[flow/run.sh]
#!/bin/bash
# the make line also repeats each setting of config.mk as NAME=value (left out here)
make -C /OpenROAD-flow-scripts/flow DESIGN_CONFIG=/design/flow/config.mk WORK_HOME=/design/flow/orfs CLKGATE_MAP_FILE= finish
[flow/config.mk]
export PLATFORM = sky130hd
export DESIGN_NAME = cordicMagPh
export DESIGN_NICKNAME = cordicMagPh
export VERILOG_FILES = /design/flow/design.v
export SDC_FILE = /design/flow/constraint.sdc
export NUM_CORES = 4
export LEC_CHECK = 0
export CAP_MARGIN = 20
export CELL_PAD_IN_SITES_DETAIL_PLACEMENT = 2
export CORE_MARGIN = 2
export CORE_UTILIZATION = 27
export GPL_TIMING_DRIVEN = 1
export MIN_ROUTING_LAYER = met2
export PLACE_DENSITY_LB_ADDON = 0.27
export SLEW_MARGIN = 20
[flow/constraint.sdc]
create_clock -name core_clock -period 8.5 [get_ports {clk}]
set_input_delay 1.7000 -clock core_clock [delete_from_list [all_inputs] [get_ports {clk}]]
set_output_delay 1.7000 -clock core_clock [all_outputs]
set_load 0.01 [all_outputs]
[flow/design.v]
module cordicMagPh
   #(parameter integer N        = 13,  
     parameter integer XY_WIDTH = 18)  
    (input  wire                           clk,
     input  wire                           reset,    
     input  wire                           st,       
     input  wire signed [XY_WIDTH - 1 : 0] xin,      
     input  wire signed [XY_WIDTH - 1 : 0] yin,      
     output reg                            rdy,      
     output wire        [XY_WIDTH - 1 : 0] mag,      
     output wire signed [XY_WIDTH + 1 : 0] ph);      
    localparam integer N_WIDTH = $clog2(N);
    reg signed [XY_WIDTH + 1 : 0] x, y, z;
    reg        [N_WIDTH  - 1 : 0] ni;       
    reg                           qrt;      
    wire signed [XY_WIDTH + 1 : 0] xShift, yShift;
    wire        [XY_WIDTH - 2 : 0] atan;
    reg  signed [XY_WIDTH + 1 : 0] zCnv;
    reg          [XY_WIDTH : 0] a;
    reg  [2 * XY_WIDTH - 1 : 0] r;
    localparam [1 : 0] ST0 = 2'd0, ST1 = 2'd1, ST2 = 2'd2, ST3 = 2'd3;
    reg [1 : 0] state;
    localparam integer PKG_WIDTH = XY_WIDTH + 1;
    function [63:0] atanLUTlong;
        input integer i;
        begin
            case (i)
                0: atanLUTlong = 64'd2305843009213693952;
                1: atanLUTlong = 64'd1361218612134873344;
                2: atanLUTlong = 64'd719230530580881024;
                3: atanLUTlong = 64'd365092647525521984;
                4: atanLUTlong = 64'd183254791493294816;
                5: atanLUTlong = 64'd91716730292036224;
                6: atanLUTlong = 64'd45869556482713136;
                7: atanLUTlong = 64'd22936177926750896;
                8: atanLUTlong = 64'd11468263948075832;
                9: atanLUTlong = 64'd5734153847876408;
                10: atanLUTlong = 64'd2867079658191484;
                11: atanLUTlong = 64'd1433540170878135;
                12: atanLUTlong = 64'd716770128161890;
                13: atanLUTlong = 64'd358385069421298;
                14: atanLUTlong = 64'd179192535378193;
                15: atanLUTlong = 64'd89596267772540;
                16: atanLUTlong = 64'd44798133896700;
                17: atanLUTlong = 64'd22399066949654;
                18: atanLUTlong = 64'd11199533474990;
                19: atanLUTlong = 64'd5599766737515;
                20: atanLUTlong = 64'd2799883368760;
                21: atanLUTlong = 64'd1399941684380;
                22: atanLUTlong = 64'd699970842190;
                23: atanLUTlong = 64'd349985421095;
                24: atanLUTlong = 64'd174992710548;
                25: atanLUTlong = 64'd87496355274;
                26: atanLUTlong = 64'd43748177637;
                27: atanLUTlong = 64'd21874088818;
                28: atanLUTlong = 64'd10937044409;
                29: atanLUTlong = 64'd5468522205;
                30: atanLUTlong = 64'd2734261102;
                31: atanLUTlong = 64'd1367130551;
                32: atanLUTlong = 64'd683565276;
                33: atanLUTlong = 64'd341782638;
                34: atanLUTlong = 64'd170891319;
                35: atanLUTlong = 64'd85445659;
                36: atanLUTlong = 64'd42722830;
                37: atanLUTlong = 64'd21361415;
                38: atanLUTlong = 64'd10680707;
                39: atanLUTlong = 64'd5340354;
                40: atanLUTlong = 64'd2670177;
                41: atanLUTlong = 64'd1335088;
                42: atanLUTlong = 64'd667544;
                43: atanLUTlong = 64'd333772;
                44: atanLUTlong = 64'd166886;
                45: atanLUTlong = 64'd83443;
                46: atanLUTlong = 64'd41722;
                47: atanLUTlong = 64'd20861;
                48: atanLUTlong = 64'd10430;
                49: atanLUTlong = 64'd5215;
                50: atanLUTlong = 64'd2608;
                51: atanLUTlong = 64'd1304;
                52: atanLUTlong = 64'd652;
                53: atanLUTlong = 64'd326;
                54: atanLUTlong = 64'd163;
                55: atanLUTlong = 64'd81;
                56: atanLUTlong = 64'd41;
                57: atanLUTlong = 64'd20;
                58: atanLUTlong = 64'd10;
                59: atanLUTlong = 64'd5;
                60: atanLUTlong = 64'd3;
                61: atanLUTlong = 64'd1;
                62: atanLUTlong = 64'd1;
                63: atanLUTlong = 64'd0;
                default: atanLUTlong = 64'd0;
            endcase
        end
    endfunction
    function [63:0] coefdLUTlong;
        input integer i;
        begin
            case (i)
                0: coefdLUTlong = 64'd3260954456333195264;
                1: coefdLUTlong = 64'd2916686334356757504;
                2: coefdLUTlong = 64'd2829601372552588288;
                3: coefdLUTlong = 64'd2807750841902562304;
                4: coefdLUTlong = 64'd2802282967498353152;
                5: coefdLUTlong = 64'd2800915666627739136;
                6: coefdLUTlong = 64'd2800573820569637376;
                7: coefdLUTlong = 64'd2800488357751430656;
                8: coefdLUTlong = 64'd2800466991965381120;
                9: coefdLUTlong = 64'd2800461650513774592;
                10: coefdLUTlong = 64'd2800460315150554624;
                11: coefdLUTlong = 64'd2800459981309729792;
                12: coefdLUTlong = 64'd2800459897849522176;
                13: coefdLUTlong = 64'd2800459876984470016;
                14: coefdLUTlong = 64'd2800459871768206848;
                15: coefdLUTlong = 64'd2800459870464141312;
                16: coefdLUTlong = 64'd2800459870138124800;
                17: coefdLUTlong = 64'd2800459870056620544;
                18: coefdLUTlong = 64'd2800459870036244480;
                19: coefdLUTlong = 64'd2800459870031150592;
                20: coefdLUTlong = 64'd2800459870029877248;
                21: coefdLUTlong = 64'd2800459870029558784;
                22: coefdLUTlong = 64'd2800459870029479424;
                23: coefdLUTlong = 64'd2800459870029459456;
                24: coefdLUTlong = 64'd2800459870029454336;
                25: coefdLUTlong = 64'd2800459870029453312;
                default: coefdLUTlong = 64'd0;
            endcase
        end
    endfunction
    localparam integer COEFD_LUT_LONG_SIZE = 26;
    function [PKG_WIDTH - 3 : 0] atanLUTshort;
        input integer i;
        reg [63 : 0] v;
        begin
            v = atanLUTlong(i);
            atanLUTshort = v[61 -: PKG_WIDTH - 2];
        end
    endfunction
    function [PKG_WIDTH - 3 : 0] coefdInit;
        input integer dummy;
        reg [63 : 0] v;
        begin
            if (N - 1 > COEFD_LUT_LONG_SIZE - 1)
                v = coefdLUTlong(COEFD_LUT_LONG_SIZE - 1);
            else
                v = coefdLUTlong(N - 1);
            coefdInit = v[61 -: PKG_WIDTH - 2];
        end
    endfunction
    localparam [PKG_WIDTH - 3 : 0] coefd = coefdInit(0);
    function [PKG_WIDTH - 1 : 0] signalSaturate;
        input [PKG_WIDTH - 1 : 0] x;
        begin
            if (x[PKG_WIDTH - 1 : PKG_WIDTH - 2] == 2'b01) begin
                signalSaturate = {2'b01, {(PKG_WIDTH - 2){1'b0}}};
            end else if (x[PKG_WIDTH - 1 : PKG_WIDTH - 2] == 2'b10) begin
                signalSaturate = {2'b11, {(PKG_WIDTH - 2){1'b0}}};
            end else begin
                signalSaturate = x;
            end
        end
    endfunction
    always @(posedge clk or posedge reset)
    if (reset) begin
        rdy   <= 1'b0;
        x     <= {(XY_WIDTH + 2){1'b0}};
        y     <= {(XY_WIDTH + 2){1'b0}};
        z     <= {(XY_WIDTH + 2){1'b0}};
        ni    <= {N_WIDTH{1'b0}};
        qrt   <= 1'b0;
        state <= ST0;
    end else begin
        if (st) begin  
            rdy <= 1'b0;
            ni  <= {N_WIDTH{1'b0}};  
            if (xin < 0) begin
                x   <= -xin;
                qrt <= 1'b1;
            end else begin  
                x   <= xin;
                qrt <= 1'b0;
            end
            y <= yin;
            state <= ST1;
        end else begin
            case (state)
                ST0: begin
                    rdy <= 1'b1;
                end
                ST1: begin
                    if (y == 0) begin  
                        rdy <= 1'b1;
                        if (~qrt) begin  
                            z <= {(XY_WIDTH + 2){1'b0}};
                        end else begin
                            z <= {2'b01, {XY_WIDTH{1'b0}}};  
                        end
                        state <= ST0;  
                    end else begin  
                        if (y < 0) begin
                            x <= x - y;
                            y <= y + x;
                            z <= -atan;
                        end else begin
                            x <= x + y;
                            y <= y - x;
                            z <= atan;
                        end
                        ni    <= ni + 1'd1;
                        state <= ST2;
                    end
                end
                ST2: begin
                    if (y < 0) begin
                        x <= x - yShift;
                        y <= y + xShift;
                        z <= z - atan;
                    end else begin  
                        x <= x + yShift;
                        y <= y - xShift;
                        z <= z + atan;
                    end
                    if (ni < N - 1) begin  
                        ni    <= ni + 1'd1;
                        state <= ST2;
                    end else begin
                        ni    <= {N_WIDTH{1'b0}};
                        state <= ST3;
                    end
                end
                ST3: begin
                    rdy   <= 1'b1;
                    x     <= {1'b0, r[2 * XY_WIDTH - 1 : XY_WIDTH - 1]};
                    z     <= zCnv;
                    state <= ST0;
                end
            endcase
        end
    end
    assign xShift = x >>> ni;
    assign yShift = y >>> ni;
    assign atan   = atanLUTshort(ni);
    always @(*) begin
        if (x >= 0) begin
            a = x[XY_WIDTH : 0];
        end else begin
            a = {(XY_WIDTH + 1){1'b0}};
        end
        r = a * coefd;
    end
    always @(*) begin
        zCnv = {z[XY_WIDTH + 1], signalSaturate(z[XY_WIDTH : 0])};
        if (~qrt) begin  
            zCnv = zCnv;
        end else begin     
            if (zCnv >= 0) begin
                zCnv = {2'b01, {XY_WIDTH{1'b0}}} - zCnv;  
            end else begin
                zCnv = {2'b11, {XY_WIDTH{1'b0}}} - zCnv;  
            end
        end
    end
    assign mag = x[XY_WIDTH - 1 : 0];
    assign ph  = z;
endmodule
==> results of run 1 <==
==> stage by stage <==
step | hold slack [ns] | util (%) | cells | area (sq um)
3_3_place_gp | 0.506 | 29.7 | 3328 | 20900
6_report | 0.532 | 30.1 | 3351 | 21200
4_1_cts | 0.531 | 30.1 | 3344 | 21200
3_5_place_dp | 0.522 | 29.7 | 3328 | 20900
5_1_grt | 0.583 | 30.1 | 3346 | 21200
2_1_floorplan | 0.488 | - | 2407 | 19200
==> layer usage <==
metal  global-route usage (%)  vias up  share of wire [%]
li1                         -     8392                  -
met1                        -     8813                  0
met2                     44.7     8089                 50
met3                     44.2      943                 39
met4                     7.52       34                 10
met5                     13.1        -                1.1
==> final cells by class <==
cell class	count	area share [%]
flip-flops and latches	70	8.31
well taps	940	5.55
clock inverters	3	0.0886
clock buffers	13	1.23
repair buffers	117	5.03
multi-input cells	1913	74.6
diodes	7	0.0827
inverters	288	5.11
==> notes.md, run 1 <==
The following summarizes the physical implementation.

Routing
The number of antenna-violating nets in the routed design is 0. The routed wirelength normalized by instance count is 26.1 um. Dividing the detail-routed via count by the number of cells gives 7.84. The detailed router's first-iteration violation count is 5185.

The final route contains 26271 vias. The number of iterations in the first detailed-routing pass is 8. The routed design has 87.5 mm of wire. TritonRoute reported its final design rule violation total as 0.

Setup path
Per STA, the endpoint of the critical path is x[12]$_DFFE_PP0P_. In this run the critical path is formed by clkinv_1 -> nand2_1 -> inv_1 -> ha_1 -> fa_1 -> inv_1 -> fa_1 -> inv_1 -> fa_1 -> fa_1 -> inv_1 -> fa_1 -> inv_1 -> ha_1 -> and4_1 -> a31o_2 -> o311a_1 -> a311oi_2 -> a21o_1 -> and2b_1 -> o21ai_0 -> or4b_1 -> nand3_1. The count of cells along the worst register-to-register path is 23.

In this design, the stage delay of the slowest critical-path cell is 0.61 ns. The arrival time reported for the critical path endpoint is 8.12 ns. The highest fanout seen on the critical path is 15.

The launching element of the worst setup path is x[19]$_DFFE_PP0P_. The endpoint of the worst-slack reg-to-reg timing path is x[12]$_DFFE_PP0P_. The largest individual stage delay along the critical path comes from the cell a311oi_2. The critical path is of the register to register type. The kind of launch point of the worst setup path is a register. The timing report lists the critical path depth as 23 cells. The endpoint type of the worst setup path is a register. The top cell family by delay on the critical path is adder cells.

The setup slack of the worst register-to-register path is 0.70 ns. The critical path contains buffers and inverters numbering 6 combined. The required time at the endpoint of the critical path is 8.83 ns. The startpoint identified for the worst register-to-register timing path is x[19]$_DFFE_PP0P_.

Synthesis
The number of enable-type register cells in the synthesized netlist is 0. For this run the top cell type by instance count after synthesis was inv_1. The adder-cell share of the synthesized area is 29.9%.

The synthesized instance count is 2407. The net count entering floorplan is about 2800. Of the total synthesized cell area, the portion taken by AND, OR, NAND and NOR gates is about 15%.

The main kind of combinational logic by area is adder cells. The warning tally printed by Yosys for this design is 1. The average instance area after synthesis is 8.00 sq um. After synthesis, the share of cell area in mux cells is 7.53%. By area the synthesized netlist is led by ha_1, fa_1, dfrtp_1. After Yosys synthesis, AND-OR and OR-AND compound gates account for 21.5% of the synthesized area. Yosys reported that registers with async set or reset make up 100%. The synthesis stat section lists a flop and latch total of about 70.

The post-synthesis cell count from yosys is ~2400. By count the netlist is led by inv_1, ha_1, nand2_1. The dominant register cell is dfrtp_1. The register share after synthesis is 9.11%. Of the total synthesized cell area, the portion taken by XOR and XNOR cells is 7.68%. The summed instance area of the synthesized netlist is 19200 sq um. The distinct cell type count of the synthesized netlist is 93. The fraction of synthesized cell area taken by the top area cell type is ~17%. The area of the synthesized netlist per yosys stat is 19200 sq um. The library cell occupying the most area in the post-synthesis netlist is ha_1.

Hold path
The worst hold path begins at state[0]$_DFF_PP1_. The worst hold path passes through 2 cells. The worst hold path endpoint is state[0]$_DFF_PP1_. The worst hold path belongs to the class register to register.

GRT
Entering global routing, the biggest net connects 56 pins. The aggregate global routing overflow is 0. Summed over all routing layers, the global router reports a total usage of 35.7%. The via count of the first global-routing pass is just over 30000. The number of antenna violations at the first check in global routing is 1. The wire length of the first global-routing pass is roughly 130 mm.

Clock network
CTS built an H-tree with a depth of 3. The post-CTS hold buffer count recorded in the log is 0. The CTS report gives the tree buffer count as 9. The number of sinks driven by the clock tree is 70. The total of cells resized after clock tree synthesis is 0. The insertion delay of the later-clocked pin in the worst-skew pair is 0.42 ns. TritonCTS built the clock tree. Counting along the longest clock path gives a buffer depth of 2. Buffers added to address setup during post-CTS repair amount to 0.

The root buffer selected by CTS is clkbuf_16. On the reported timing paths, the clock transition at the registers reads 0.07 ns.

Floorplan
Per the OpenROAD floorplan log, the width of the die is 271 um. The die footprint is between 70000 and 80000 sq um. The vertical die dimension reported for this design is 271 um. The number of top-level design ports is 78.

After floorplanning, the core was sized to cover 70300 sq um. The initialized floorplan defines 97 standard-cell rows. The initial core utilization is 27.4%.

Placement
After legalization and detailed placement, the total HPWL measured 68.4 mm. The global placement routability congestion is 0.999. Before CTS, the worst setup slack after placement is around 0.77 ns. The total of buffers placed on input and output ports is 77.

Final layout
The final layout contains 2822 nets. The sequential cells in the finished layout cover a total of about 1800 sq um. The area growth from synthesis to layout is 10.0%. The area taken by multi-input logic gates is 15800 sq um. The layout has 8062 filler cells.

Flow run
The logs give a warning total of 70. The total of max-cap violations is 0.

STA
The transition at the pin with the smallest max-transition slack is 1.24 ns. The number of endpoints with negative hold slack in the final report is 0. After layout, the minimum clock period comes to approximately 8 ns. The clock arrives with 0.0255 ns of skew. The end-of-flow timing check tallies setup violations at 0.

The final layout reports a setup TNS of 0 ns. Counting pins that exceed their max-slew limit in the final report gives 0. Setup repair after global routing left no endpoint under its margin. The tightest slew margin relative to the limit is 16.2%.

The maximum operating frequency is 128 MHz. The worst path meets setup with a little over 0.7 ns of slack. The post-route fraction of the period consumed by the critical path is slightly above 90%.

Run status
The flow ran to the end and the layout has no timing, DRC or antenna violations.
==> inputs of run 2 (changes only) <==
CAP_MARGIN = 0   (was 20)
CELL_PAD_IN_SITES_DETAIL_PLACEMENT = not set   (was 2)
CORE_ASPECT_RATIO = 0.83   (was not set)
CORE_UTILIZATION = 72   (was 27)
CTS_CLUSTER_SIZE = 83   (was not set)
HOLD_SLACK_MARGIN = -0.07   (was not set)
MIN_ROUTING_LAYER = not set   (was met2)
PLACE_DENSITY_LB_ADDON = 0.05   (was 0.27)
SETUP_SLACK_MARGIN = 0.45   (was not set)
TNS_END_PERCENT = 5   (was not set)
clock period = 5.89 ns   (was 8.5 ns; I/O delays follow)
==> notes.md, run 2 <==
The following summarizes the physical implementation.

STA
The max-slew violation total from the final report is 0 (unchanged). The post-route fraction of the period consumed by the critical path came to 113% (was 91.7%). The clock skew is 0.00641 ns (was 0.0255 ns). The maximum operating frequency came to 151 MHz (was 128 MHz). The transition at the pin with the smallest max-transition slack came to 1.10 ns (was 1.24 ns).

RSZ-0062 raised after global routing: true (was false). The number of endpoints with negative hold slack in the final report was 0 (unchanged). The number of failing setup endpoints in the final timing report is 16 (was 0).

The tightest slew margin relative to the limit was 25.9% (was 16.2%). The final critical-path setup slack is -0.743 ns (was 0.705 ns). The final critical path time including I/O delays and setup is 6.63 ns (was 7.80 ns).

Clock network
The number of buffers on the longest clock path was 2 (unchanged). The insertion delay of the later-clocked pin in the worst-skew pair is 0.37 ns (was 0.42 ns). The number of clock buffers inserted by TritonCTS is 9 (unchanged). The CTS tree is yes (unchanged). The H-tree depth is 3 (unchanged).

The count of hold buffers inserted by post-cts repair is 0 (unchanged). The clock-pin slew reported for the worst setup and hold paths after clock tree synthesis is 0.07 ns (about the same). The root buffer selected by CTS was clkbuf_16 (unchanged). The number of sinks driven by the clock tree is 70 (unchanged).

Setup path
The required time at the endpoint of the critical path is 6.13 ns (was 8.83 ns). The critical path's most frequent cell is fa_1. The endpoint of the worst setup timing path is x[16]$_DFFE_PP0P_ (was x[12]$_DFFE_PP0P_). The setup slack of the worst register-to-register path is -0.74 ns (was 0.70 ns). The critical path start-end classification was register to register (unchanged).

The endpoint type of the worst setup path is a register (unchanged). The launching element of the worst setup path is x[19]$_DFFE_PP0P_ (unchanged). The endpoint of the worst-slack reg-to-reg timing path is x[16]$_DFFE_PP0P_ (was x[12]$_DFFE_PP0P_). The highest fanout seen on the critical path was 5 (was 15). The cell count along the critical path came to 24 (was 23). Ordered list of cells on the worst path: clkinv_8 -> nand2_2 -> fa_1 -> fa_1 -> inv_1 -> fa_1 -> inv_1 -> fa_1 -> inv_1 -> fa_1 -> inv_1 -> fa_1 -> inv_2 -> ha_4 -> and4_4 -> nand3_1 -> nor3_2 -> o311a_4 -> a311oi_4 -> a21o_1 -> a311o_1 -> and3_1 -> o31ai_1 -> a21oi_1 (was clkinv_1 -> nand2_1 -> inv_1 -> ha_1 -> fa_1 -> inv_1 -> fa_1 -> inv_1 -> fa_1 -> fa_1 -> inv_1 -> fa_1 -> inv_1 -> ha_1 -> and4_1 -> a31o_2 -> o311a_1 -> a311oi_2 -> a21o_1 -> and2b_1 -> o21ai_0 -> or4b_1 -> nand3_1). The cell with the largest stage delay on the worst path is fa_1 (was a311oi_2).

The count of cells along the worst register-to-register path came to 24 (was 23). The arrival time reported for the critical path endpoint came to 6.87 ns (was 8.12 ns). The top cell family by delay on the critical path is adder cells (unchanged). The kind of launch point of the worst setup path is a register (unchanged). The peak per-stage delay on the critical path was 0.58 ns (was 0.61 ns). The reg-to-reg startpoint is x[19]$_DFFE_PP0P_ (unchanged). The number of buffers and inverters on the critical path is 6 (unchanged).

Synthesis
Commonest cells post-synth: inv_1, ha_1, nand2_1 (unchanged). The dominant register cell is dfrtp_1 (unchanged). The xor and xnor fraction of the mapped netlist area was 7.68% (unchanged). The post-synthesis cell type with the largest instance count is inv_1 (unchanged). The average instance area after synthesis came to 8.00 sq um (unchanged).

The fraction of synthesized cell area taken by the top area cell type came to 16.7% (unchanged). The register bit total from synthesis is 70 (unchanged). The post-synthesis cell count from yosys came to 2407 (unchanged). The number of warnings reported in the yosys synthesis log is 1 (unchanged). The number of enable-type register cells in the synthesized netlist came to 0 (unchanged). The area fraction in and, or, nand and nor cells after synthesis was 15.4% (unchanged). The register share after synthesis came to 9.11% (unchanged). The main kind of combinational logic by area is adder cells (unchanged). The distinct cell type count of the synthesized netlist was 93 (unchanged). The area of the synthesized netlist per yosys stat came to 19200 sq um (unchanged). The post-synthesis cell count was 2407 (unchanged). Top area cells in the synthesized netlist: ha_1, fa_1, dfrtp_1 (unchanged). The net count entering floorplan is 2830 (unchanged). The async set or reset register ratio after synthesis is 100% (unchanged). The library cell occupying the most area in the post-synthesis netlist was ha_1 (unchanged). The mux share of post-synthesis cell area is 7.53% (unchanged). The summed instance area of the synthesized netlist is 19200 sq um (unchanged). The fraction of the mapped netlist area in compound gates came to 21.5% (unchanged).

The adder-cell share of the synthesized area came to 29.9% (unchanged).

GRT
The aggregate global routing overflow came to 0 (unchanged). The global router's overall resource usage was 46.3% (was 35.7%). The pin count of the biggest net entering global routing is 79 (was 56). The wire length of the first global-routing pass is 102 mm (was 132 mm). The via count of the first global-routing pass is 19155 (was 30579). The number of antenna violations at the first check in global routing is 1 (unchanged).

Hold path
The depth of the worst hold-timing path is 2 (unchanged). The worst hold path endpoint is state[0]$_DFF_PP1_ (unchanged). The beginning of the worst hold path was state[0]$_DFF_PP1_ (unchanged).

The class of the most critical hold timing path is register to register (unchanged).

Flow run
The number of OpenROAD warnings is 73 (was 70). The total of max-cap violations was 0 (unchanged).

Routing
The ratio of routed vias to standard cells is 7.01 (was 7.84). The overall via count from detail_route is 19963 (was 26271). The number of inserted diodes is 0 (was 7).

The routed wirelength normalized by instance count was 23.4 um (was 26.1 um). The number of antenna-violating nets in the routed design is 0 (unchanged). The number of design rule violations left after detail routing was 0 (unchanged). The total wire length is 66.6 mm (was 87.5 mm). The number of iterations in the first detailed-routing pass came to 8 (unchanged). The detailed router's first-iteration violation count is 3040 (was 5185).

Final layout
The number of standard cells in the layout, taps in and fillers out was 2848 (was 3351). The final standard cell area without fillers was 21800 sq um (was 21200 sq um). The area added between synthesis and finish is 13.1% (was 10.0%). The layout net count is 2930 (was 2822).

Floorplan
The area of the core is 26300 sq um (was 70300 sq um). The row count is 54 (was 97). The die height is 153 um (was 271 um).

The initial core utilization is 73.2% (was 27.4%). The die footprint came to 28100 sq um (was 73400 sq um). The die outline width was 183 um (was 271 um). The number of top-level design ports is 78 (unchanged).

Placement
The total of buffers placed on input and output ports was 77 (unchanged). The global placement routability congestion was 0.990 (was 0.999). The worst-case setup slack after placement was -0.735 ns (was 0.773 ns). The post-placement cell area came to 21000 sq um (was 20900 sq um). The HPWL after detailed placement is 50.0 mm (was 68.4 mm). The number of cells after detailed placement was 2823 (was 3328).

Run status
The checks that failed: negative setup slack. Outcome: failed layout checks (was finished clean).
-- run 2: final cells by class --
class	count	area, sq um
clock inverter	7	80.1
tap	336	420
timing repair buffer	225	1950
clock buffer	9	225
sequential	70	1760
inverter	288	1100
fill	1665	4520
multi-input combinational	1913	16200
-- run 2: metal layers --
metal,GRT usage (%),vias up,part of all wire (%)
li1,-,8685,-
met1,60.7,9303,37
met2,70.2,1585,43
met3,13.1,390,13
met4,23.0,0,6.5
met5,0,-,0
-- run 2: stage by stage --
step                util, %  TNS [ns]  hold slack (ns)
global placement       80.1     -4.10            0.500
floorplan                 -    -0.893            0.488
finish                 82.8     -8.60            0.521
CTS                    81.9     -6.43            0.517
detailed placement     80.1     -8.07            0.508
global route           82.8    -12.51            0.554
-- run 2: what timing repair did --
action                     in CTS  in global routing
resized                        21                 54
buffers inserted                7                  2
setup endpoints to repair      20                 30
pin swaps                      28                 13
==> inputs of run 3 (changes only) <==
CAP_MARGIN = 20   (was 0)
CORE_ASPECT_RATIO = not set   (was 0.83)
CTS_CLUSTER_DIAMETER = 318   (was not set)
CTS_CLUSTER_SIZE = 37   (was 83)
GPL_TIMING_DRIVEN = not set   (was 1)
HOLD_SLACK_MARGIN = 0.29   (was -0.07)
PLACE_DENSITY_LB_ADDON = not set   (was 0.05)
SETUP_SLACK_MARGIN = -0.5   (was 0.45)
TNS_END_PERCENT = not set   (was 5)
clock period = 5.53 ns   (was 5.89 ns; I/O delays follow)
==> notes.md, run 3 <==
The following summarizes the physical implementation.

Run status
Outcome: failed layout checks (unchanged). List of failed layout checks: negative setup slack (unchanged).

Synthesis
The main kind of combinational logic by area is adder cells (unchanged). The area fraction in and, or, nand and nor cells after synthesis is 15.4% (unchanged). The async set or reset register ratio after synthesis is 100% (unchanged). The post-synthesis cell count from yosys is 2407 (unchanged). The fraction of synthesized cell area taken by the top area cell type is 16.7% (unchanged).

The register share after synthesis was 9.11% (unchanged). The average instance area after synthesis is 8.00 sq um (unchanged). The area of the synthesized netlist per yosys stat is 19200 sq um (unchanged). Commonest cells post-synth: inv_1, ha_1, nand2_1 (unchanged). The fraction of the mapped netlist area in compound gates is 21.5% (unchanged). The library cell occupying the most area in the post-synthesis netlist is ha_1 (unchanged). The dominant register cell was dfrtp_1 (unchanged). The summed instance area of the synthesized netlist is 19200 sq um (unchanged). The distinct cell type count of the synthesized netlist was 93 (unchanged). The net count entering floorplan came to 2830 (unchanged). The number of enable-type register cells in the synthesized netlist is 0 (unchanged). The mux share of post-synthesis cell area was 7.53% (unchanged).

The xor and xnor fraction of the mapped netlist area is 7.68% (unchanged). The number of warnings reported in the yosys synthesis log came to 1 (unchanged). The post-synthesis cell type with the largest instance count is inv_1 (unchanged). The adder-cell share of the synthesized area is 29.9% (unchanged). Top area cells in the synthesized netlist: ha_1, fa_1, dfrtp_1 (unchanged). The register bit total from synthesis came to 70 (unchanged).

The post-synthesis cell count was 2407 (unchanged).

STA
The transition at the pin with the smallest max-transition slack is 1.12 ns (was 1.10 ns). The setup total negative slack is -22.15 ns (was -8.60 ns). The maximum operating frequency is 144 MHz (was 151 MHz). RSZ-0062 raised after global routing: true (unchanged). The clock skew is 0.0149 ns (was 0.00641 ns). The final critical path time including I/O delays and setup is 6.93 ns (was 6.63 ns).

The max-slew violation total from the final report is 0 (unchanged). The worst hold slack is 0.518 ns (was 0.521 ns). The number of endpoints with negative hold slack in the final report is 0 (unchanged). The final critical-path setup slack is -1.40 ns (was -0.743 ns). The tightest slew margin relative to the limit is 25.3% (was 25.9%). The number of failing setup endpoints in the final timing report is 19 (was 16). The post-route fraction of the period consumed by the critical path is 125% (was 113%).

Setup path
The highest fanout seen on the critical path is 13 (was 5). The endpoint of the worst setup timing path is x[1]$_DFFE_PP0P_ (was x[16]$_DFFE_PP0P_). The cell with the largest stage delay on the worst path is a2111oi_0 (was fa_1).

The launching element of the worst setup path is x[19]$_DFFE_PP0P_ (unchanged). The reg-to-reg startpoint is x[19]$_DFFE_PP0P_ (unchanged). The endpoint type of the worst setup path was a register (unchanged).

The arrival time reported for the critical path endpoint came to 7.20 ns (was 6.87 ns). Ordered list of cells on the worst path: buf_4 -> buf_4 -> nor2_1 -> ha_1 -> buf_4 -> a21oi_1 -> fa_1 -> inv_1 -> ha_1 -> ha_1 -> inv_1 -> fa_1 -> inv_1 -> ha_1 -> a2111oi_2 -> buf_4 -> o21bai_1 -> a21o_1 -> a2111oi_0 -> o21bai_1 -> a21oi_1 -> xnor2_1 -> a21oi_1 -> o21ai_0 (was clkinv_8 -> nand2_2 -> fa_1 -> fa_1 -> inv_1 -> fa_1 -> inv_1 -> fa_1 -> inv_1 -> fa_1 -> inv_1 -> fa_1 -> inv_2 -> ha_4 -> and4_4 -> nand3_1 -> nor3_2 -> o311a_4 -> a311oi_4 -> a21o_1 -> a311o_1 -> and3_1 -> o31ai_1 -> a21oi_1). The kind of launch point of the worst setup path is a register (unchanged). The endpoint of the worst-slack reg-to-reg timing path is x[1]$_DFFE_PP0P_ (was x[16]$_DFFE_PP0P_).

The required time at the endpoint of the critical path is 5.80 ns (was 6.13 ns). The peak per-stage delay on the critical path is 0.62 ns (was 0.58 ns). The number of buffers and inverters on the critical path came to 7 (was 6). The setup slack of the worst register-to-register path was -1.40 ns (was -0.74 ns). The top cell family by delay on the critical path is AND-OR/OR-AND gates (was adder cells). The critical path start-end classification is register to register (unchanged). The cell count along the critical path came to 24 (unchanged). The count of cells along the worst register-to-register path is 24 (unchanged).

Final layout
The area added between synthesis and finish is 15.0% (was 13.1%). The layout net count is 2983 (was 2930). The area used by sequential logic in the layout is 1760 sq um (unchanged). The number of standard cells in the layout, taps in and fillers out is 2903 (was 2848). The final standard cell area without fillers was 22100 sq um (was 21800 sq um). The area taken by multi-input logic gates is 16200 sq um (about the same). The total of fill cells in the finished design was 1522 (was 1665). The final core utilization is 84.7% (was 82.8%).

Floorplan
The initial core utilization is 73.7% (was 73.2%). The number of top-level design ports is 78 (unchanged). The row count came to 59 (was 54). The die footprint is 28100 sq um (about the same). The die height came to 168 um (was 153 um). The die outline width is 168 um (was 183 um).

The area of the core came to 26100 sq um (was 26300 sq um).

Flow run
The number of OpenROAD warnings is 75 (was 73). The total of max-cap violations came to 0 (unchanged).

Hold path
The beginning of the worst hold path is rdy$_DFFE_PP0P_ (was state[0]$_DFF_PP1_). The class of the most critical hold timing path is register to register (unchanged). The worst hold path endpoint is rdy$_DFFE_PP0P_ (was state[0]$_DFF_PP1_). The depth of the worst hold-timing path is 2 (unchanged).

Clock network
The root buffer selected by CTS is clkbuf_16 (unchanged). The CTS tree is yes (unchanged). The H-tree depth is 3 (unchanged). The clock-pin slew reported for the worst setup and hold paths after clock tree synthesis is 0.06 ns (was 0.07 ns). The number of buffers on the longest clock path is 2 (unchanged). The number of clock buffers inserted by TritonCTS came to 9 (unchanged). The number of sinks driven by the clock tree came to 70 (unchanged). The insertion delay of the later-clocked pin in the worst-skew pair is 0.36 ns (was 0.37 ns).

GRT
The wire length of the first global-routing pass is 111 mm (was 102 mm). The aggregate global routing overflow came to 0 (unchanged). The global router's overall resource usage is 51.3% (was 46.3%).

The number of antenna violations at the first check in global routing is 3 (was 1). The via count of the first global-routing pass is 20864 (was 19155). The pin count of the biggest net entering global routing was 76 (was 79).

Routing
The number of iterations in the first detailed-routing pass came to 19 (was 8). The number of design rule violations left after detail routing is 0 (unchanged). The number of antenna-violating nets in the routed design came to 0 (unchanged). The total wire length is 73.7 mm (was 66.6 mm). The overall via count from detail_route is 21001 (was 19963). The routed wirelength normalized by instance count is 25.4 um (was 23.4 um).

The ratio of routed vias to standard cells was 7.23 (was 7.01). The detailed router's first-iteration violation count is 3779 (was 3040).

Placement
The global placement routability congestion is 1.05 (was 0.990). The total of buffers placed on input and output ports is 77 (unchanged). The worst-case setup slack after placement is -1.05 ns (was -0.735 ns). The number of cells after detailed placement was 2875 (was 2823). The post-placement cell area is 21500 sq um (was 21000 sq um). The HPWL after detailed placement is 54.6 mm (was 50.0 mm).
==> run 3: metal layers <==
| metal | part of all wire, % | track usage [%] | up-vias | wire, um |
|---|---|---|---|---|
| met5 | 0 | 0 | - | 0 |
| li1 | - | - | 8793 | - |
| met4 | 9.7 | 38.1 | 0 | 7180 |
| met2 | 42 | 78.0 | 1954 | 31000 |
| met3 | 15 | 19.7 | 694 | 11200 |
| met1 | 33 | 58.9 | 9560 | 24300 |
==> run 3: final cells by class <==
| class | count | share of cell area, % |
|---|---|---|
| antenna | 3 | 0.0339 |
| clock buffer | 10 | 1.08 |
| clock inverter | 6 | 0.492 |
| inverter | 288 | 4.94 |
| multi-input combinational | 1913 | 73.1 |
| sequential | 70 | 7.96 |
| tap | 335 | 1.89 |
| timing repair buffer | 278 | 10.5 |
==> run 3: repair_timing <==
action / 4_1_cts / 5_1_grt
pin swaps: 25 / 21
hold buffers: 0 / 0
setup endpoints to repair: 14 / 19
setup buffers: 7 / 7
gates resized: 30 / 27
endpoints found under the hold margin: 0 / 0
gates cloned: 0 / 0
==> inputs of run 4 (changes only) <==
CAP_MARGIN = 0   (was 20)
CORE_ASPECT_RATIO = 0.5   (was not set)
CTS_CLUSTER_DIAMETER = 266   (was 318)
CTS_CLUSTER_SIZE = 100   (was 37)
GPL_TIMING_DRIVEN = 0   (was not set)
HOLD_SLACK_MARGIN = not set   (was 0.29)
PLACE_DENSITY_LB_ADDON = 0.22   (was not set)
SETUP_SLACK_MARGIN = not set   (was -0.5)
SLEW_MARGIN = 5   (was 20)
TNS_END_PERCENT = 5   (was not set)
clock period = 11.4 ns   (was 5.53 ns; I/O delays follow)
==> notes.md, run 4 <==
The following summarizes the physical implementation.

Setup path
The arrival time reported for the critical path endpoint is 9.01 ns (was 7.20 ns). The endpoint of the worst setup timing path is x[12]$_DFFE_PP0P_ (was x[1]$_DFFE_PP0P_). The setup slack of the worst register-to-register path came to 2.71 ns (was -1.40 ns). The number of buffers and inverters on the critical path is 8 (was 7). The critical path start-end classification is register to register (unchanged).

The endpoint type of the worst setup path is a register (unchanged). The top cell family by delay on the critical path is adder cells (was AND-OR/OR-AND gates). The launching element of the worst setup path is x[19]$_DFFE_PP0P_ (unchanged).

The peak per-stage delay on the critical path was 0.62 ns (about the same). The endpoint of the worst-slack reg-to-reg timing path is x[12]$_DFFE_PP0P_ (was x[1]$_DFFE_PP0P_). The cell with the largest stage delay on the worst path was clkinv_1 (was a2111oi_0).

The reg-to-reg startpoint is x[19]$_DFFE_PP0P_ (unchanged). The required time at the endpoint of the critical path is 11.72 ns (was 5.80 ns). The count of cells along the worst register-to-register path is 25 (was 24). The cell count along the critical path is 25 (was 24). The highest fanout seen on the critical path came to 10 (was 13). The kind of launch point of the worst setup path is a register (unchanged).

STA
The max-slew violation total from the final report is 0 (unchanged). The maximum operating frequency is 115 MHz (was 144 MHz). The transition at the pin with the smallest max-transition slack is 1.36 ns (was 1.12 ns).

The tightest slew margin relative to the limit is 9.51% (was 25.3%). The number of failing setup endpoints in the final timing report is 0 (was 19). The final critical path time including I/O delays and setup is 8.69 ns (was 6.93 ns).

The setup total negative slack is 0 ns (was -22.15 ns). The worst hold slack is 0.511 ns (was 0.518 ns). The post-route fraction of the period consumed by the critical path is 76.2% (was 125%).

The number of endpoints with negative hold slack in the final report was 0 (unchanged). RSZ-0062 raised after global routing: false (was true). The clock skew is 0.0119 ns (was 0.0149 ns).

Placement
The number of cells after detailed placement is 2836 (was 2875). The global placement routability congestion came to 1.12 (was 1.05). The post-placement cell area is 20500 sq um (was 21500 sq um).

The total of buffers placed on input and output ports is 76 (was 77). The HPWL after detailed placement is 55.7 mm (was 54.6 mm).

Synthesis
The dominant register cell is dfrtp_1 (unchanged). The number of warnings reported in the yosys synthesis log is 1 (unchanged). The post-synthesis cell type with the largest instance count is inv_1 (unchanged). The summed instance area of the synthesized netlist was 19200 sq um (unchanged). The net count entering floorplan is 2830 (unchanged). The mux share of post-synthesis cell area is 7.53% (unchanged). The register share after synthesis is 9.11% (unchanged). The library cell occupying the most area in the post-synthesis netlist was ha_1 (unchanged).

Commonest cells post-synth: inv_1, ha_1, nand2_1 (unchanged). The post-synthesis cell count from yosys is 2407 (unchanged). The adder-cell share of the synthesized area is 29.9% (unchanged).

The average instance area after synthesis is 8.00 sq um (unchanged). The area fraction in and, or, nand and nor cells after synthesis was 15.4% (unchanged). The register bit total from synthesis is 70 (unchanged). The area of the synthesized netlist per yosys stat was 19200 sq um (unchanged).

The number of enable-type register cells in the synthesized netlist is 0 (unchanged). The fraction of synthesized cell area taken by the top area cell type came to 16.7% (unchanged). The async set or reset register ratio after synthesis is 100% (unchanged). The xor and xnor fraction of the mapped netlist area is 7.68% (unchanged). The fraction of the mapped netlist area in compound gates was 21.5% (unchanged). Top area cells in the synthesized netlist: ha_1, fa_1, dfrtp_1 (unchanged).

The main kind of combinational logic by area was adder cells (unchanged). The distinct cell type count of the synthesized netlist is 93 (unchanged). The post-synthesis cell count was 2407 (unchanged).

Routing
The overall via count from detail_route came to 19994 (was 21001). The wire length on met1 was 25.4 mm (was 24.3 mm). The topmost layer with routed signal wires is met5 (was met4). The detailed-routed wire length on met3 is 11.6 mm (was 11.2 mm). The ratio of routed vias to standard cells is 7.01 (was 7.23).

The number of iterations in the first detailed-routing pass is 9 (was 19). The number of antenna-violating nets in the routed design was 0 (unchanged). The total met2 wirelength after detailed routing is 29.8 mm (was 31.0 mm).

The total wire length is 71.4 mm (was 73.7 mm). The routed wirelength normalized by instance count is 25.0 um (was 25.4 um). The detailed router's first-iteration violation count is 2909 (was 3779).

The number of design rule violations left after detail routing came to 0 (unchanged).

Final layout
The layout net count is 2918 (was 2983). The area taken by multi-input logic gates is 15800 sq um (was 16200 sq um). The total of fill cells in the finished design is 1898 (was 1522). The final standard cell area without fillers is 20800 sq um (was 22100 sq um). The number of standard cells in the layout, taps in and fillers out is 2853 (was 2903). The area used by sequential logic in the layout was 1750 sq um (was 1760 sq um). The final core utilization was 78.9% (was 84.7%). The area added between synthesis and finish is 8.11% (was 15.0%).

GRT
The via count of the first global-routing pass was 19836 (was 20864). The global router's overall resource usage is 50.5% (was 51.3%). The pin count of the biggest net entering global routing is 55 (was 76).

The number of antenna violations at the first check in global routing was 2 (was 3). The aggregate global routing overflow came to 0 (unchanged). The wire length of the first global-routing pass is 109 mm (was 111 mm).

Clock network
The number of buffers on the longest clock path came to 2 (unchanged). The CTS tree is yes (unchanged). The number of sinks driven by the clock tree is 70 (unchanged).

The total of cells resized after clock tree synthesis is 0 (was 30). The H-tree depth was 3 (unchanged). The clock-pin slew reported for the worst setup and hold paths after clock tree synthesis was 0.08 ns (was 0.06 ns).

The count of hold buffers inserted by post-cts repair is 0 (unchanged). The root buffer selected by CTS was clkbuf_16 (unchanged). The buffer count from post-CTS setup fixing is 0 (was 7). The insertion delay of the later-clocked pin in the worst-skew pair is 0.38 ns (was 0.36 ns). The number of clock buffers inserted by TritonCTS is 9 (unchanged).

Run status
Outcome: finished clean (was failed layout checks).

Flow run
The number of OpenROAD warnings is 71 (was 75). The total of max-cap violations is 0 (unchanged).

Hold path
The beginning of the worst hold path was rdy$_DFFE_PP0P_ (unchanged). The depth of the worst hold-timing path is 2 (unchanged). The worst hold path endpoint is rdy$_DFFE_PP0P_ (unchanged). The class of the most critical hold timing path is register to register (unchanged).

Floorplan
The number of top-level design ports is 78 (unchanged). The area of the core is 26400 sq um (was 26100 sq um). The die footprint came to 28100 sq um (about the same). The die height is 120 um (was 168 um). The row count is 42 (was 59). The initial core utilization came to 73.0% (was 73.7%).

The die outline width is 235 um (was 168 um).
## run 4: area by class of cell
class | count | share of cell area (%)
antenna | 1 | 0.0120
inverter | 288 | 5.21
sequential | 70 | 8.42
clock inverter | 7 | 0.493
timing repair buffer | 77 | 3.79
multi-input combinational | 1913 | 75.9
clock buffer | 9 | 1.08
buffer | 136 | 3.01
tap | 352 | 2.12
## run 4: metrics by stage
stage,setup slack (ns)
3_3_place_gp,3.26
2_1_floorplan,4.45
3_5_place_dp,3.13
4_1_cts,3.04
6_report,2.71
5_1_grt,2.55
## run 4: routing by layer
metal  global-route usage [%]  vias up
li1                         -     8687
met1                     59.9     9297
met2                     77.2     1604
met3                     22.3      402
met4                     28.7        4
met5                        0        -
==> inputs of run 5 (changes only) <==
ABC_AREA = 1   (was not set)
CORE_ASPECT_RATIO = 0.91   (was 0.5)
CTS_CLUSTER_DIAMETER = 364   (was 266)
CTS_CLUSTER_SIZE = 83   (was 100)
GPL_TIMING_DRIVEN = 1   (was 0)
HOLD_SLACK_MARGIN = -0.1   (was not set)
PLACE_DENSITY = 0.77   (was not set)
PLACE_DENSITY_LB_ADDON = not set   (was 0.22)
SETUP_SLACK_MARGIN = 3.28   (was not set)
SLEW_MARGIN = 0   (was 5)
TNS_END_PERCENT = not set   (was 5)
clock period = 11.0 ns   (was 11.4 ns; I/O delays follow)
==> notes.md, run 5 <==
The following summarizes the physical implementation.

Run status
Outcome: finished clean (unchanged).

Synthesis
The distinct cell type count of the synthesized netlist is 62 (was 93). The adder-cell share of the synthesized area was 27.8% (was 29.9%). The average instance area after synthesis is 6.34 sq um (was 8.00 sq um). The register bit total from synthesis is 70 (unchanged). The post-synthesis cell count from yosys is 3265 (was 2407).

The post-synthesis cell type with the largest instance count is nand2_1 (was inv_1). The fraction of the mapped netlist area in compound gates came to 18.9% (was 21.5%). The register share after synthesis is 8.47% (was 9.11%).

The dominant register cell is dfrtp_1 (unchanged). The number of warnings reported in the yosys synthesis log is 1 (unchanged). The mux share of post-synthesis cell area was 0% (was 7.53%). The fraction of synthesized cell area taken by the top area cell type is 15.5% (was 16.7%). Commonest cells post-synth: nand2_1, inv_1, nor2_1 (was inv_1, ha_1, nand2_1). The xor and xnor fraction of the mapped netlist area is 3.89% (was 7.68%). The area fraction in and, or, nand and nor cells after synthesis came to 27.9% (was 15.4%). The area of the synthesized netlist per yosys stat is 20700 sq um (was 19200 sq um). The post-synthesis cell count is 3265 (was 2407). The async set or reset register ratio after synthesis came to 100% (unchanged). The number of enable-type register cells in the synthesized netlist is 0 (unchanged). The summed instance area of the synthesized netlist was 20700 sq um (was 19200 sq um).

The net count entering floorplan is 3688 (was 2830). Top area cells in the synthesized netlist: ha_1, nand2_1, fa_1 (was ha_1, fa_1, dfrtp_1). The main kind of combinational logic by area is simple AND/OR/NAND/NOR gates (was adder cells). The library cell occupying the most area in the post-synthesis netlist is ha_1 (unchanged).

GRT
The number of antenna violations at the first check in global routing is 5 (was 2). The pin count of the biggest net entering global routing is 71 (was 55). The via count of the first global-routing pass is 22142 (was 19836). The aggregate global routing overflow is 0 (unchanged). The global router's overall resource usage was 50.8% (was 50.5%). The wire length of the first global-routing pass is 120 mm (was 109 mm).

Final layout
The number of standard cells in the layout, taps in and fillers out is 3624 (was 2853). The area added between synthesis and finish is 5.02% (was 8.11%). The final core utilization is 76.5% (was 78.9%).

The layout net count came to 3673 (was 2918). The final standard cell area without fillers is 21700 sq um (was 20800 sq um).

Flow run
The number of OpenROAD warnings was 72 (was 71). The total of max-cap violations was 0 (unchanged).

Setup path
The setup slack of the worst register-to-register path is 3.53 ns (was 2.71 ns). The highest fanout seen on the critical path is 8 (was 10). The critical path start-end classification is register to register (unchanged). The cell with the largest stage delay on the worst path is dfrtp_1 (was clkinv_1). The launching element of the worst setup path is x[10]$_DFFE_PP0P_ (was x[19]$_DFFE_PP0P_).

The top cell family by delay on the critical path is adder cells (unchanged). The reg-to-reg startpoint was x[10]$_DFFE_PP0P_ (was x[19]$_DFFE_PP0P_). The endpoint type of the worst setup path is a register (unchanged). The endpoint of the worst setup timing path is x[17]$_DFFE_PP0P_ (was x[12]$_DFFE_PP0P_). The count of cells along the worst register-to-register path was 25 (unchanged).

The kind of launch point of the worst setup path is a register (unchanged). The peak per-stage delay on the critical path was 0.73 ns (was 0.62 ns). The number of buffers and inverters on the critical path was 6 (was 8). The cell count along the critical path was 25 (unchanged). The arrival time reported for the critical path endpoint is 7.74 ns (was 9.01 ns). The required time at the endpoint of the critical path came to 11.26 ns (was 11.72 ns).

The endpoint of the worst-slack reg-to-reg timing path is x[17]$_DFFE_PP0P_ (was x[12]$_DFFE_PP0P_).

STA
The number of endpoints with negative hold slack in the final report is 0 (unchanged). The number of failing setup endpoints in the final timing report is 0 (unchanged). The transition at the pin with the smallest max-transition slack is 1.08 ns (was 1.36 ns).

The max-slew violation total from the final report is 0 (unchanged). The setup total negative slack is 0 ns (unchanged). The maximum operating frequency came to 134 MHz (was 115 MHz). The clock skew is 0.00701 ns (was 0.0119 ns).

The final critical-path setup slack came to 3.53 ns (was 2.71 ns). The post-route fraction of the period consumed by the critical path is 67.9% (was 76.2%). The worst hold slack came to 0.557 ns (was 0.511 ns). The tightest slew margin relative to the limit is 28.3% (was 9.51%). RSZ-0062 raised after global routing: false (unchanged). The final critical path time including I/O delays and setup was 7.47 ns (was 8.69 ns).

Clock network
The count of hold buffers inserted by post-cts repair is 0 (unchanged). The H-tree depth is 3 (unchanged). The number of buffers on the longest clock path is 2 (unchanged). The number of sinks driven by the clock tree is 70 (unchanged).

The insertion delay of the later-clocked pin in the worst-skew pair is 0.37 ns (was 0.38 ns). The number of clock buffers inserted by TritonCTS came to 9 (unchanged). The CTS tree is yes (unchanged). The clock-pin slew reported for the worst setup and hold paths after clock tree synthesis came to 0.07 ns (was 0.08 ns).

The buffer count from post-CTS setup fixing came to 0 (unchanged). The total of cells resized after clock tree synthesis is 0 (unchanged). The root buffer selected by CTS is clkbuf_16 (unchanged).

Floorplan
The initial core utilization is 72.8% (was 73.0%). The row count came to 59 (was 42). The number of top-level design ports was 78 (unchanged). The die outline width is 182 um (was 235 um). The die footprint was 30100 sq um (was 28100 sq um).

The area of the core is 28400 sq um (was 26400 sq um). The die height is 166 um (was 120 um).

Routing
The overall via count from detail_route is 23746 (was 19994). The total wire length is 77.9 mm (was 71.4 mm). The detailed router's first-iteration violation count is 3998 (was 2909).

The routed wirelength normalized by instance count is 21.5 um (was 25.0 um). The number of design rule violations left after detail routing is 0 (unchanged). The number of iterations in the first detailed-routing pass was 10 (was 9). The number of antenna-violating nets in the routed design was 0 (unchanged).

The ratio of routed vias to standard cells is 6.55 (was 7.01).

Hold path
The beginning of the worst hold path is state[0]$_DFF_PP1_ (was rdy$_DFFE_PP0P_). The depth of the worst hold-timing path is 2 (unchanged). The class of the most critical hold timing path is register to register (unchanged).

The worst hold path endpoint was state[0]$_DFF_PP1_ (was rdy$_DFFE_PP0P_).

Placement
The total of buffers placed on input and output ports is 77 (was 76). The worst-case setup slack after placement is 3.82 ns (was 3.13 ns). The post-placement cell area is 21500 sq um (was 20500 sq um). The number of cells after detailed placement is 3605 (was 2836). The HPWL after detailed placement is 62.1 mm (was 55.7 mm). The global placement routability congestion is 1.17 (was 1.12).
[run 5: cell type report]
cell class	instances	area, sq um
diodes	3	7.51
clock buffers	11	243
clock inverters	5	33.8
fillers	2290	6680
inverters	539	2030
multi-input cells	2530	16300
flip-flops and latches	70	1760
well taps	366	458
repair buffers	100	943
[run 5: layer usage]
metal | global-route usage, % | part of all wire (%)
met5 | 1.76 | 0.22
met4 | 25.2 | 6.6
met3 | 21.9 | 17
met2 | 71.9 | 39
met1 | 66.0 | 37
==> inputs of run 6 (changes only) <==
ABC_AREA = not set   (was 1)
CORE_ASPECT_RATIO = 0.83   (was 0.91)
CORE_UTILIZATION = 70   (was 72)
CTS_CLUSTER_DIAMETER = not set   (was 364)
HOLD_SLACK_MARGIN = not set   (was -0.1)
PLACE_DENSITY = not set   (was 0.77)
PLACE_DENSITY_LB_ADDON = 0.22   (was not set)
SETUP_SLACK_MARGIN = not set   (was 3.28)
TNS_END_PERCENT = 5   (was not set)
clock period = 6.69 ns   (was 11.0 ns; I/O delays follow)
==> notes.md, run 6 <==
The following summarizes the physical implementation.

Synthesis
The mux share of post-synthesis cell area is 7.53% (was 0%). Commonest cells post-synth: inv_1, ha_1, nand2_1 (was nand2_1, inv_1, nor2_1). The fraction of synthesized cell area taken by the top area cell type is 16.7% (was 15.5%).

The main kind of combinational logic by area is adder cells (was simple AND/OR/NAND/NOR gates). The distinct cell type count of the synthesized netlist is 93 (was 62). The register share after synthesis was 9.11% (was 8.47%). The summed instance area of the synthesized netlist came to 19200 sq um (was 20700 sq um).

The register bit total from synthesis is 70 (unchanged). The net count entering floorplan is 2830 (was 3688). The xor and xnor fraction of the mapped netlist area came to 7.68% (was 3.89%). Top area cells in the synthesized netlist: ha_1, fa_1, dfrtp_1 (was ha_1, nand2_1, fa_1). The post-synthesis cell count is 2407 (was 3265). The number of warnings reported in the yosys synthesis log is 1 (unchanged). The area fraction in and, or, nand and nor cells after synthesis is 15.4% (was 27.9%).

The post-synthesis cell type with the largest instance count is inv_1 (was nand2_1). The average instance area after synthesis is 8.00 sq um (was 6.34 sq um). The async set or reset register ratio after synthesis is 100% (unchanged). The adder-cell share of the synthesized area came to 29.9% (was 27.8%). The number of enable-type register cells in the synthesized netlist was 0 (unchanged). The dominant register cell is dfrtp_1 (unchanged).

The library cell occupying the most area in the post-synthesis netlist was ha_1 (unchanged). The fraction of the mapped netlist area in compound gates came to 21.5% (was 18.9%). The post-synthesis cell count from yosys was 2407 (was 3265).

The area of the synthesized netlist per yosys stat came to 19200 sq um (was 20700 sq um).

Placement
The global placement routability congestion is 1.05 (was 1.17). The HPWL after detailed placement was 49.3 mm (was 62.1 mm). The number of cells after detailed placement came to 2785 (was 3605). The worst-case setup slack after placement is -0.154 ns (was 3.82 ns). The total of buffers placed on input and output ports came to 77 (unchanged).

Setup path
The cell count along the critical path is 26 (was 25). The number of buffers and inverters on the critical path is 8 (was 6). The kind of launch point of the worst setup path is a register (unchanged).

The setup slack of the worst register-to-register path is -0.13 ns (was 3.53 ns). The peak per-stage delay on the critical path is 0.55 ns (was 0.73 ns). The arrival time reported for the critical path endpoint is 7.04 ns (was 7.74 ns). The top cell family by delay on the critical path is adder cells (unchanged). The critical path start-end classification is register to register (unchanged). The required time at the endpoint of the critical path is 6.91 ns (was 11.26 ns). The launching element of the worst setup path is x[19]$_DFFE_PP0P_ (was x[10]$_DFFE_PP0P_). The endpoint type of the worst setup path is a register (unchanged). The endpoint of the worst-slack reg-to-reg timing path is x[16]$_DFFE_PP0P_ (was x[17]$_DFFE_PP0P_). The reg-to-reg startpoint is x[19]$_DFFE_PP0P_ (was x[10]$_DFFE_PP0P_). The count of cells along the worst register-to-register path came to 26 (was 25). The highest fanout seen on the critical path is 7 (was 8). The cell with the largest stage delay on the worst path is fa_1 (was dfrtp_1). The endpoint of the worst setup timing path is x[16]$_DFFE_PP0P_ (was x[17]$_DFFE_PP0P_).

GRT
The global router's overall resource usage is 44.5% (was 50.8%). The wire length of the first global-routing pass was 100 mm (was 120 mm). The aggregate global routing overflow is 0 (unchanged). The pin count of the biggest net entering global routing is 86 (was 71). The via count of the first global-routing pass is 18741 (was 22142).

The number of antenna violations at the first check in global routing is 1 (was 5).

Clock network
The root buffer selected by CTS is clkbuf_16 (unchanged). The number of buffers on the longest clock path is 2 (unchanged). The CTS tree was yes (unchanged). The number of sinks driven by the clock tree is 70 (unchanged). The count of hold buffers inserted by post-cts repair is 0 (unchanged). The insertion delay of the later-clocked pin in the worst-skew pair was 0.37 ns (about the same).

The number of clock buffers inserted by TritonCTS is 9 (unchanged). The H-tree depth came to 3 (unchanged). The clock-pin slew reported for the worst setup and hold paths after clock tree synthesis is 0.07 ns (about the same).

Floorplan
The initial core utilization is 70.8% (was 72.8%). The number of top-level design ports came to 78 (unchanged). The die footprint is 28800 sq um (was 30100 sq um).

The die outline width came to 186 um (was 182 um). The row count was 55 (was 59). The die height is 155 um (was 166 um). The area of the core is 27200 sq um (was 28400 sq um).

Run status
The checks that failed were negative setup slack. Outcome: failed layout checks (was finished clean).

STA
The max-slew violation total from the final report is 0 (unchanged). The worst hold slack is 0.520 ns (was 0.557 ns). The tightest slew margin relative to the limit is 21.4% (was 28.3%). RSZ-0062 raised after global routing: true (was false). The number of endpoints with negative hold slack in the final report was 0 (unchanged). The maximum operating frequency came to 147 MHz (was 134 MHz). The setup total negative slack came to -0.458 ns (was 0 ns). The number of failing setup endpoints in the final timing report came to 6 (was 0).

The post-route fraction of the period consumed by the critical path is 102% (was 67.9%). The transition at the pin with the smallest max-transition slack came to 1.15 ns (was 1.08 ns). The final critical-path setup slack came to -0.128 ns (was 3.53 ns).

The clock skew is 0.0130 ns (was 0.00701 ns). The final critical path time including I/O delays and setup is 6.82 ns (was 7.47 ns).

Routing
The total met2 wirelength after detailed routing is 27.8 mm (was 30.3 mm). The routed wirelength normalized by instance count is 23.0 um (was 21.5 um). The ratio of routed vias to standard cells is 6.90 (was 6.55).

The topmost layer with routed signal wires is met5 (unchanged). The overall via count from detail_route is 19404 (was 23746). The number of inserted diodes was 0 (was 3).

The number of iterations in the first detailed-routing pass is 7 (was 10). The total wire length is 64.7 mm (was 77.9 mm). The wire length on met1 came to 25.2 mm (was 28.8 mm). The number of antenna-violating nets in the routed design is 0 (unchanged). The detailed router's first-iteration violation count came to 2563 (was 3998). The number of design rule violations left after detail routing was 0 (unchanged). The detailed-routed wire length on met3 was 7.98 mm (was 13.5 mm).

Hold path
The beginning of the worst hold path is state[0]$_DFF_PP1_ (unchanged). The worst hold path endpoint is state[0]$_DFF_PP1_ (unchanged). The depth of the worst hold-timing path came to 2 (unchanged). The class of the most critical hold timing path is register to register (unchanged).

Final layout
The layout net count is 2862 (was 3673). The area added between synthesis and finish came to 9.66% (was 5.02%). The total of fill cells in the finished design is 1951 (was 2290).

The number of standard cells in the layout, taps in and fillers out is 2814 (was 3624).

Flow run
The total of max-cap violations came to 0 (unchanged). The number of OpenROAD warnings was 71 (was 72).
-- run 6: stage by stage --
stage	utilization, %	instance area, sq um
floorplan	-	19300
global placement	75.0	20400
detailed placement	75.0	20400
CTS	76.4	20800
global route	77.6	21100
finish	77.6	21100
-- run 6: cell type report --
type / count / area, sq um / area share [%]
multi-input combinational: 1913 / 16100 / 76.1
sequential: 70 / 1760 / 8.34
timing repair buffer: 157 / 1390 / 6.58
inverter: 288 / 1090 / 5.17
tap: 370 / 463 / 2.19
clock buffer: 10 / 239 / 1.13
clock inverter: 6 / 92.6 / 0.439
-- run 6: repair_timing --
item,4_1_cts,5_1_grt
pin swaps,5,44
buffers inserted,5,8
gates cloned,0,0
setup endpoints to repair,8,12
resized,5,57
-- run 6: metal layers --
metal	vias up	track usage [%]
li1	8549	-
met1	9173	59.2
met2	1341	66.5
met3	339	12.9
met4	2	21.3
met5	-	0
==> inputs of run 7 (changes only) <==
clock period = 7.15 ns   (was 6.69 ns; I/O delays follow)
==> notes.md, run 7 <==
The following summarizes the physical implementation.

Synthesis
The library cell occupying the most area in the post-synthesis netlist is ha_1 (unchanged). The net count entering floorplan is 2830 (unchanged). The number of warnings reported in the yosys synthesis log is 1 (unchanged).

The post-synthesis cell type with the largest instance count is inv_1 (unchanged). The fraction of the mapped netlist area in compound gates was 21.5% (unchanged). The adder-cell share of the synthesized area was 29.9% (unchanged). The main kind of combinational logic by area is adder cells (unchanged). The dominant register cell was dfrtp_1 (unchanged). The area of the synthesized netlist per yosys stat is 19200 sq um (unchanged).

The register share after synthesis came to 9.11% (unchanged). The summed instance area of the synthesized netlist was 19200 sq um (unchanged).

STA
The number of endpoints with negative hold slack in the final report is 0 (unchanged). The final critical-path setup slack came to 0.164 ns (was -0.128 ns). The clock skew was 0.00846 ns (was 0.0130 ns). The number of failing setup endpoints in the final timing report was 0 (was 6). The setup total negative slack came to 0 ns (was -0.458 ns).

The post-route fraction of the period consumed by the critical path is 97.7% (was 102%). The final critical path time including I/O delays and setup is 6.99 ns (was 6.82 ns). The maximum operating frequency is 143 MHz (was 147 MHz). The max-slew violation total from the final report is 0 (unchanged).

Clock network
The CTS tree is yes (unchanged). The number of buffers on the longest clock path is 2 (unchanged). The number of sinks driven by the clock tree is 70 (unchanged). The H-tree depth was 3 (unchanged). The clock-pin slew reported for the worst setup and hold paths after clock tree synthesis is 0.07 ns (about the same). The insertion delay of the later-clocked pin in the worst-skew pair is 0.37 ns (about the same). The root buffer selected by CTS is clkbuf_16 (unchanged).

Routing
The ratio of routed vias to standard cells is 6.79 (was 6.90). The detailed router's first-iteration violation count is 2370 (was 2563). The number of design rule violations left after detail routing is 0 (unchanged). The number of iterations in the first detailed-routing pass is 6 (was 7). The number of inserted diodes is 0 (unchanged).

The routed wirelength normalized by instance count is 22.9 um (was 23.0 um). The total wire length is 63.7 mm (was 64.7 mm). The overall via count from detail_route came to 18915 (was 19404).

GRT
The wire length of the first global-routing pass was 99.1 mm (was 100 mm). The routing usage on met1 came to 60.3% (was 59.2%). The global routing met2 resource utilization is 65.4% (was 66.5%). The via count of the first global-routing pass came to 18119 (was 18741). The aggregate global routing overflow is 0 (unchanged). The fraction of met3 tracks used by global routing is 12.9% (about the same). The number of antenna violations at the first check in global routing is 2 (was 1).

Final layout
The final standard cell area without fillers is 20600 sq um (was 21100 sq um). The area added between synthesis and finish is 7.18% (was 9.66%). The total of fill cells in the finished design is 2028 (was 1951).

Hold path
The beginning of the worst hold path is state[0]$_DFF_PP1_ (unchanged). The worst hold path endpoint is state[0]$_DFF_PP1_ (unchanged).

Setup path
The endpoint of the worst setup timing path is x[12]$_DFFE_PP0P_ (was x[16]$_DFFE_PP0P_). The number of buffers and inverters on the critical path is 6 (was 8). The endpoint of the worst-slack reg-to-reg timing path is x[12]$_DFFE_PP0P_ (was x[16]$_DFFE_PP0P_). The setup slack of the worst register-to-register path is 0.16 ns (was -0.13 ns).

The reg-to-reg startpoint is x[19]$_DFFE_PP0P_ (unchanged). The top cell family by delay on the critical path is adder cells (unchanged). The highest fanout seen on the critical path is 7 (unchanged). The cell with the largest stage delay on the worst path is fa_1 (unchanged).

Flow run
The number of OpenROAD warnings is 70 (was 71).

Floorplan
The area of the core is 27200 sq um (unchanged). The row count is 55 (unchanged). The initial core utilization is 70.8% (unchanged). The die footprint came to 28800 sq um (unchanged).

Placement
The total of buffers placed on input and output ports was 77 (unchanged). The post-placement cell area came to 20200 sq um (was 20400 sq um). The worst-case setup slack after placement came to -0.0389 ns (was -0.154 ns).

Run status
Outcome: finished clean (was failed layout checks).
[run 7: repair_timing]
item | 4_1_cts | 5_1_grt
endpoints found under the setup margin | 1 | 12
gates resized | 3 | 16
pin swaps | 0 | 3
cloned | 0 | 1
hold buffers | 0 | 0
setup buffers | 0 | 4
[run 7: area by class of cell]
cell class	count	area, sq um	area share [%]
multi-input cells	1913	15900	76.9
flip-flops and latches	70	1760	8.54
repair buffers	129	1160	5.60
inverters	288	1090	5.26
well taps	370	463	2.24
clock buffers	9	225	1.09
clock inverters	7	61.3	0.297
repair inverters	1	7.51	0.0364
[run 7: layer usage]
metal / share of wire (%) / wire length [um]
met1: 40 / 25400
met2: 42 / 26500
met3: 13 / 7990
met4: 5.9 / 3780
met5: 0.052 / 33
[run 7: metrics by stage]
| step | hold slack [ns] | utilization, % | std cells |
|---|---|---|---|
| final | 0.518 | 75.9 | 2787 |
| after global routing | 0.558 | 75.9 | 2787 |
| after CTS | 0.514 | 75.5 | 2782 |
| after detailed placement | 0.504 | 74.4 | 2766 |
| after global placement | 0.501 | 74.4 | 2766 |
| after floorplan | 0.488 | - | 2407 |
